Design brain_m, start of the top module:
module brain_m(clk, rst, distance, mode, start, E, color, OE, shape);
For scale: roughly 2600 flip-flops, about 110000 sq um of cells after synthesis.
Settings: LEC_CHECK=0, CAP_MARGIN=10, CORE_MARGIN=2, CORE_UTILIZATION=72, CTS_CLUSTER_SIZE=15, HOLD_SLACK_MARGIN=0.29, SETUP_SLACK_MARGIN=0.47, SLEW_MARGIN=20; clock period 3.28 ns.
run.sh (not shown) runs the stock make flow with config.mk's settings and CLKGATE_MAP_FILE=.
The baseline reached the layout checks and failed them: setup timing.
Edit:
--- a/flow/config.mk
+++ b/flow/config.mk
@@ -8 +8 @@
-export CAP_MARGIN = 10
+export CAP_MARGIN = 20
@@ -10,4 +10,2 @@
-export CORE_UTILIZATION = 72
-export CTS_CLUSTER_SIZE = 15
-export HOLD_SLACK_MARGIN = 0.29
-export SETUP_SLACK_MARGIN = 0.47
+export CORE_UTILIZATION = 40
+export PLACE_DENSITY = 0.6
==> flow/constraint.sdc (replaced) <==
create_clock -name core_clock -period 9.74 [get_ports {clk}]
set_input_delay 1.9480 -clock core_clock [delete_from_list [all_inputs] [get_ports {clk}]]
set_output_delay 1.9480 -clock core_clock [all_outputs]
set_load 0.01 [all_outputs]
Result: The changed run completed without violations. Setup slack gets better by 4.5 ns. Power came out lower by 66%. Non-clock buffer count drops by 449. Combinational power is lower by 72%. Sequential share of layout area went up by 2.0 points. Wire length goes down by 15%. Global-route usage decreases by 19 points. Via count is lower by 9.3%. Die size is higher by 79%.

========
Starting RTL as in the previous note.
==> flow/config.mk <==
export PLATFORM = sky130hd
export DESIGN_NAME = brain_m
export DESIGN_NICKNAME = brain_m
export VERILOG_FILES = /design/flow/design.v
export SDC_FILE = /design/flow/constraint.sdc
export NUM_CORES = 4
export LEC_CHECK = 0
export ABC_AREA = 1
export CAP_MARGIN = 30
export CELL_PAD_IN_SITES_GLOBAL_PLACEMENT = 3
export CORE_ASPECT_RATIO = 0.58
export CORE_MARGIN = 2
export CORE_UTILIZATION = 61
export CTS_CLUSTER_DIAMETER = 249
export GPL_ROUTABILITY_DRIVEN = 1
export GPL_TIMING_DRIVEN = 1
export HOLD_SLACK_MARGIN = 0.08
export MIN_ROUTING_LAYER = met2
export SETUP_SLACK_MARGIN = -0.03
export SLEW_MARGIN = 20
export TNS_END_PERCENT = 45
==> flow/constraint.sdc <==
create_clock -name core_clock -period 9.77 [get_ports {clk}]
set_input_delay 1.9540 -clock core_clock [delete_from_list [all_inputs] [get_ports {clk}]]
set_output_delay 1.9540 -clock core_clock [all_outputs]
set_load 0.01 [all_outputs]
The first run did not get past 3_1_place_gp_skip_io.
Then changed:
Settings changed: ABC_AREA 1 to unset, CAP_MARGIN 30 to 20, CELL_PAD_IN_SITES_GLOBAL_PLACEMENT 3 to unset, CORE_ASPECT_RATIO 0.58 to unset, CORE_UTILIZATION 61 to 40, CTS_CLUSTER_DIAMETER 249 to unset, GPL_ROUTABILITY_DRIVEN 1 to unset, GPL_TIMING_DRIVEN 1 to unset, HOLD_SLACK_MARGIN 0.08 to unset, MIN_ROUTING_LAYER met2 to unset, PLACE_DENSITY set to 0.6, SETUP_SLACK_MARGIN -0.03 to 1.66, TNS_END_PERCENT 45 to unset.
Clock period 9.77 ns to 6.6 ns, I/O delays scaled along.
=>
- Now the flow went through all stages and came out clean
- area after synthesis drops slightly
- die size climbs by well over a third
- synthesized cell count drops by about a fifth
Then changed:
Settings changed: CORE_UTILIZATION 40 to 63, PLACE_DENSITY 0.6 to unset, SETUP_SLACK_MARGIN 1.66 to unset.
Clock period 6.6 ns to 4.58 ns, I/O delays scaled along.
What happened:
- The changed run reached the layout checks and failed them: antenna rules
- final area falls by about 1%
- clock power rises by 38%
- wire length falls by 1.2%
- power rises by about 40%
- area after synthesis is unchanged
Then changed:
Settings changed: CORE_UTILIZATION 63 to 64.
Clock period 4.58 ns to 4.84 ns, I/O delays scaled along.
Effect: Now the flow finished clean. Final cell count went down slightly. Wire length went down slightly. Global-route usage went up by 0.30 points. Core utilization went up by 0.74 points. Sequential power went down by a few percent. Design area went down slightly.

========
brain_m again, from the RTL that the note above started with.
clock: 3.28 ns
lec_check: 0
cap_margin: 10
core_margin: 2
core_utilization: 72
cts_cluster_size: 15
hold_slack_margin: -0.1
setup_slack_margin: 0.47
slew_margin: 20
The first run completed, yet does not pass: negative setup slack.
==> next run, changes <==
--- a/flow/config.mk
+++ b/flow/config.mk
@@ -8 +8 @@
-export CAP_MARGIN = 10
+export CAP_MARGIN = 20
@@ -10,4 +10,2 @@
-export CORE_UTILIZATION = 72
-export CTS_CLUSTER_SIZE = 15
-export HOLD_SLACK_MARGIN = -0.1
-export SETUP_SLACK_MARGIN = 0.47
+export CORE_UTILIZATION = 40
+export PLACE_DENSITY = 0.6
==> flow/constraint.sdc (replaced) <==
create_clock -name core_clock -period 10.0 [get_ports {clk}]
set_input_delay 2.0000 -clock core_clock [delete_from_list [all_inputs] [get_ports {clk}]]
set_output_delay 2.0000 -clock core_clock [all_outputs]
set_load 0.01 [all_outputs]
The changed run ran to the end with no violations.
Cell count came out higher by roughly a tenth.
Clock-buffer cell count came out higher by 15.
Critical path depth came out lower by 12.
Worst hold slack gains 270 ps.
Worst setup slack gains 4300 ps.
Flip-flop count stays the same.
Die area came out higher by well over a third.
==> next run, changes <==
--- a/flow/config.mk
+++ b/flow/config.mk
@@ -10 +10 @@
-export CORE_UTILIZATION = 40
+export CORE_UTILIZATION = 58
==> flow/constraint.sdc (replaced) <==
create_clock -name core_clock -period 4.05 [get_ports {clk}]
set_input_delay 0.8100 -clock core_clock [delete_from_list [all_inputs] [get_ports {clk}]]
set_output_delay 0.8100 -clock core_clock [all_outputs]
set_load 0.01 [all_outputs]
Cell count shrinks by 7.1%.
Non-clock buffer count came out higher by 167.
Critical path depth is higher by 2.
Sequential power increases by 150%.
Clock power is higher by 140%.
Synthesized area does not change.
==> next run, changes <==
--- a/flow/config.mk
+++ b/flow/config.mk
@@ -10 +10 @@
-export CORE_UTILIZATION = 58
+export CORE_UTILIZATION = 34
==> flow/constraint.sdc (replaced) <==
create_clock -name core_clock -period 6.6 [get_ports {clk}]
set_input_delay 1.3200 -clock core_clock [delete_from_list [all_inputs] [get_ports {clk}]]
set_output_delay 1.3200 -clock core_clock [all_outputs]
set_load 0.01 [all_outputs]
What happened: The changed run completed without violations; power decreases by 38%; global-route usage goes down by 13 points; combinational power went down by 40%; cell area goes up by 0.73%; utilization is lower by 27 points; clock-buffer cell count does not change.
==> next run, changes <==
--- a/flow/config.mk
+++ b/flow/config.mk
@@ -10,2 +10,3 @@
-export CORE_UTILIZATION = 34
-export PLACE_DENSITY = 0.6
+export CORE_UTILIZATION = 70
+export PLACE_DENSITY_LB_ADDON = 0.0
+export SETUP_SLACK_MARGIN = 1.38
==> flow/constraint.sdc (replaced) <==
create_clock -name core_clock -period 5.59 [get_ports {clk}]
set_input_delay 1.1180 -clock core_clock [delete_from_list [all_inputs] [get_ports {clk}]]
set_output_delay 1.1180 -clock core_clock [all_outputs]
set_load 0.01 [all_outputs]
What happened: Final area goes down slightly; wire length goes up by a few percent; count of clock-buffer cells in the layout goes down by 26; clock skew goes down by 42 ps.
==> next run, changes <==
--- a/flow/config.mk
+++ b/flow/config.mk
@@ -10,3 +10,3 @@
-export CORE_UTILIZATION = 70
-export PLACE_DENSITY_LB_ADDON = 0.0
-export SETUP_SLACK_MARGIN = 1.38
+export CORE_UTILIZATION = 72
+export PLACE_DENSITY = 0.35
+export SETUP_SLACK_MARGIN = 1.07
==> flow/constraint.sdc (replaced) <==
create_clock -name core_clock -period 3.7 [get_ports {clk}]
set_input_delay 0.7400 -clock core_clock [delete_from_list [all_inputs] [get_ports {clk}]]
set_output_delay 0.7400 -clock core_clock [all_outputs]
set_load 0.01 [all_outputs]
Effect: The changed run finished but fails on negative setup slack; total power increases by about 50%; die area decreases by about 2.8%; routed wire length climbs by 15%; synthesized cell count is unchanged; final cell count rose by about 1.5%.

========
brain_m again, from the RTL that the note above started with.
Settings: LEC_CHECK=0, CAP_MARGIN=15, CORE_MARGIN=2, CORE_UTILIZATION=72, CTS_CLUSTER_DIAMETER=363, CTS_CLUSTER_SIZE=25, HOLD_SLACK_MARGIN=0.29, PLACE_DENSITY_LB_ADDON=0.0, SETUP_SLACK_MARGIN=0.45, SLEW_MARGIN=5, TNS_END_PERCENT=10; clock period 3.67 ns.
The first run completed and failed the layout checks on setup timing.
Then changed:
- CAP_MARGIN: 15 -> 20
- CTS_CLUSTER_DIAMETER: 363 -> default
- CTS_CLUSTER_SIZE: 25 -> default
- HOLD_SLACK_MARGIN: 0.29 -> default
- PLACE_DENSITY_LB_ADDON: 0.0 -> default
- SETUP_SLACK_MARGIN: 0.45 -> -0.24
- SLEW_MARGIN: 5 -> 20
- TNS_END_PERCENT: 10 -> default
- clock period: 3.67 -> 3.7 ns (I/O delays scaled with it)
After rerunning: The changed run finished with setup timing left. Wire length is higher by a few percent. Synthesized cell count stays the same. Design area is higher by a few percent. Cell count went up by a few percent. Via count is higher by a few percent. Critical path depth does not change. Sequential share of layout area falls by 2.1 points. Flip-flop count does not change. Non-clock buffer count shrinks by 38. Power came out higher by a quarter to a third. First-iteration DRC count climbs by roughly a tenth.

========
brain_m again, from the RTL that the note above started with.
export LEC_CHECK = 0
export ABC_AREA = 1
export CAP_MARGIN = 25
export CORE_MARGIN = 2
export CORE_UTILIZATION = 15
export CTS_CLUSTER_DIAMETER = 108
export HOLD_SLACK_MARGIN = 0.19
export MIN_ROUTING_LAYER = met1
export SLEW_MARGIN = 20
export TNS_END_PERCENT = 95
create_clock -name core_clock -period 11.3 [get_ports {clk}]
Next try:
==> flow/config.mk (replaced) <==
export PLATFORM = sky130hd
export DESIGN_NAME = brain_m
export DESIGN_NICKNAME = brain_m
export VERILOG_FILES = /design/flow/design.v
export SDC_FILE = /design/flow/constraint.sdc
export NUM_CORES = 4
export LEC_CHECK = 0
export CAP_MARGIN = 20
export CORE_MARGIN = 2
export CORE_UTILIZATION = 40
export PLACE_DENSITY = 0.6
export SLEW_MARGIN = 20
==> flow/constraint.sdc (replaced) <==
create_clock -name core_clock -period 6.6 [get_ports {clk}]
set_input_delay 1.3200 -clock core_clock [delete_from_list [all_inputs] [get_ports {clk}]]
set_output_delay 1.3200 -clock core_clock [all_outputs]
set_load 0.01 [all_outputs]
Effect: Wire length shrinks by 5.5%; first-iteration DRC count drops by 17%; cell count came out lower by 36%; die size went down by 63%.
Next try:
--- a/flow/config.mk
+++ b/flow/config.mk
@@ -9,4 +9,4 @@
 export CORE_MARGIN = 2
-export CORE_UTILIZATION = 40
-export PLACE_DENSITY = 0.6
+export CORE_UTILIZATION = 70
+export SETUP_SLACK_MARGIN = 0.62
 export SLEW_MARGIN = 20
==> flow/constraint.sdc (replaced) <==
create_clock -name core_clock -period 4.58 [get_ports {clk}]
set_input_delay 0.9160 -clock core_clock [delete_from_list [all_inputs] [get_ports {clk}]]
set_output_delay 0.9160 -clock core_clock [all_outputs]
set_load 0.01 [all_outputs]
=> Power went up by well over a third. Final area falls slightly. Hold slack got worse by 0.12 ns. Synthesized area is unchanged. Final cell count falls by roughly a tenth. Utilization rose by 33 points. Global-route usage goes up by 16 points.
Next try:
--- a/flow/config.mk
+++ b/flow/config.mk
@@ -9,3 +9,4 @@
 export CORE_MARGIN = 2
-export CORE_UTILIZATION = 70
+export CORE_UTILIZATION = 72
+export PLACE_DENSITY_LB_ADDON = 0.0
 export SETUP_SLACK_MARGIN = 0.62
==> flow/constraint.sdc (replaced) <==
create_clock -name core_clock -period 3.7 [get_ports {clk}]
set_input_delay 0.7400 -clock core_clock [delete_from_list [all_inputs] [get_ports {clk}]]
set_output_delay 0.7400 -clock core_clock [all_outputs]
set_load 0.01 [all_outputs]
What happened:
- The new run finished but failed the layout checks on negative setup slack
- setup slack got worse by 1.1 ns
- via count rose by about 6%
- hold slack improved by 0.0044 ns
- total power rose by 26%
- count of clock-buffer cells in the layout fell by 21
- clock power rose by about 26%

========
brain_m again, from the RTL that the note above started with.
clock: 9.77 ns
lec_check: 0
abc_area: 1
cap_margin: 30
cell_pad_in_sites_global_placement: 3
core_aspect_ratio: 0.58
core_margin: 2
core_utilization: 61
cts_cluster_diameter: 249
gpl_routability_driven: 1
gpl_timing_driven: 1
hold_slack_margin: 0.08
min_routing_layer: met1
setup_slack_margin: -0.03
slew_margin: 0
tns_end_percent: 45
The baseline stopped in 3_1_place_gp_skip_io, error GPL-0301.
Then changed:
- ABC_AREA: 1 -> unset
- CAP_MARGIN: 30 -> 40
- CELL_PAD_IN_SITES_DETAIL_PLACEMENT: unset -> 1
- CELL_PAD_IN_SITES_GLOBAL_PLACEMENT: 3 -> unset
- CORE_ASPECT_RATIO: 0.58 -> unset
- CORE_UTILIZATION: 61 -> 47
- CTS_CLUSTER_DIAMETER: 249 -> 393
- GPL_TIMING_DRIVEN: 1 -> unset
- HOLD_SLACK_MARGIN: 0.08 -> unset
- PLACE_DENSITY: unset -> 0.41
- SETUP_SLACK_MARGIN: -0.03 -> unset
- SLEW_MARGIN: 0 -> 20
- TNS_END_PERCENT: 45 -> unset
- clock period: 9.77 -> 8.91 ns (I/O delays scaled with it)
Outcome:
- This time the run ran to the end with no violations
- synthesized cell count drops by about a fifth
- synthesized area drops slightly
- die area went up by a quarter to a third
Then changed:
- CAP_MARGIN: 40 -> 20
- CELL_PAD_IN_SITES_DETAIL_PLACEMENT: 1 -> unset
- CORE_UTILIZATION: 47 -> 72
- CTS_CLUSTER_DIAMETER: 393 -> unset
- GPL_ROUTABILITY_DRIVEN: 1 -> unset
- MIN_ROUTING_LAYER: met1 -> unset
- PLACE_DENSITY: 0.41 -> unset
- PLACE_DENSITY_LB_ADDON: unset -> 0.01
- clock period: 8.91 -> 4.02 ns (I/O delays scaled with it)
Outcome: Now the flow ran to the end with violations: negative setup slack. Die size goes down by a quarter to a third. Routed wire length shrinks by roughly a tenth. Power went up by well over a third. Hold slack gets worse by 0.12 ns. First-iteration DRC count rises by well over a third.
Then changed:
- CTS_CLUSTER_SIZE: unset -> 48
- PLACE_DENSITY_LB_ADDON: 0.01 -> 0.0
- SETUP_SLACK_MARGIN: unset -> 1.38
- clock period: 4.02 -> 4.79 ns (I/O delays scaled with it)
The new run passed the timing, design-rule and antenna checks.
Register-to-register slack improved by 0.68 ns.
Power drops by about 14%.
Final area climbs by 0.82%.
Non-clock buffer count drops by 48.
Utilization climbs by 0.66 points.
Wire length climbs by about 1.3%.
Clock power drops by about 12%.
Area after synthesis does not change.
Worst setup slack improved by 0.50 ns.
Final cell count hardly moves.
Sequential power drops by about 16%.

========
== v31 ==
brain_m again, from the RTL that the note above started with.
==> flow/config.mk <==
export PLATFORM = sky130hd
export DESIGN_NAME = brain_m
export DESIGN_NICKNAME = brain_m
export VERILOG_FILES = /design/flow/design.v
export SDC_FILE = /design/flow/constraint.sdc
export NUM_CORES = 4
export LEC_CHECK = 0
export CAP_MARGIN = 15
export CORE_MARGIN = 2
export CORE_UTILIZATION = 72
export CTS_CLUSTER_DIAMETER = 363
export CTS_CLUSTER_SIZE = 25
export HOLD_SLACK_MARGIN = 0.29
export PLACE_DENSITY_LB_ADDON = 0.0
export SETUP_SLACK_MARGIN = -0.2
export SLEW_MARGIN = 20
export TNS_END_PERCENT = 10
==> flow/constraint.sdc <==
create_clock -name core_clock -period 3.67 [get_ports {clk}]
set_input_delay 0.7340 -clock core_clock [delete_from_list [all_inputs] [get_ports {clk}]]
set_output_delay 0.7340 -clock core_clock [all_outputs]
set_load 0.01 [all_outputs]
Nothing crashed in v31 and all stages finished; the problem is that the final layout failed, the offending checks being negative setup slack.
diff inputs: v31 => v13
- removing CTS_CLUSTER_SIZE (formerly 25)
- changing PLACE_DENSITY_LB_ADDON from 0.0 to 0.01
- removing TNS_END_PERCENT (formerly 10)
- changing CAP_MARGIN from 15 to 20
- removing HOLD_SLACK_MARGIN (formerly 0.29)
- changing the clock period (ns, I/O delays scaled along) from 3.67 to 3.77
v13 finished all stages; however, its layout fails the closing checks, the failures being negative setup slack.
The run showing the smaller via count of the first global-routing pass is v31.
v13 vs v31: clock-pin transition on the worst setup and hold timing paths down in v13
Re routed length on met1: v13 is about 3.6% up on v31.
v13: post-place setup slack lower than v31
shape[0] as the critical path endpoint was reported by v13, and shape[2] by v31.
Comparing maximum single-stage delay on the critical path for v13 and v31, the bigger number came from v13.
Side by side, clock latency of the later-clocked register in the worst-skew pair turned out higher in v13 than in v31.
No activity file was given, so power comes from the tool's default toggle rates.
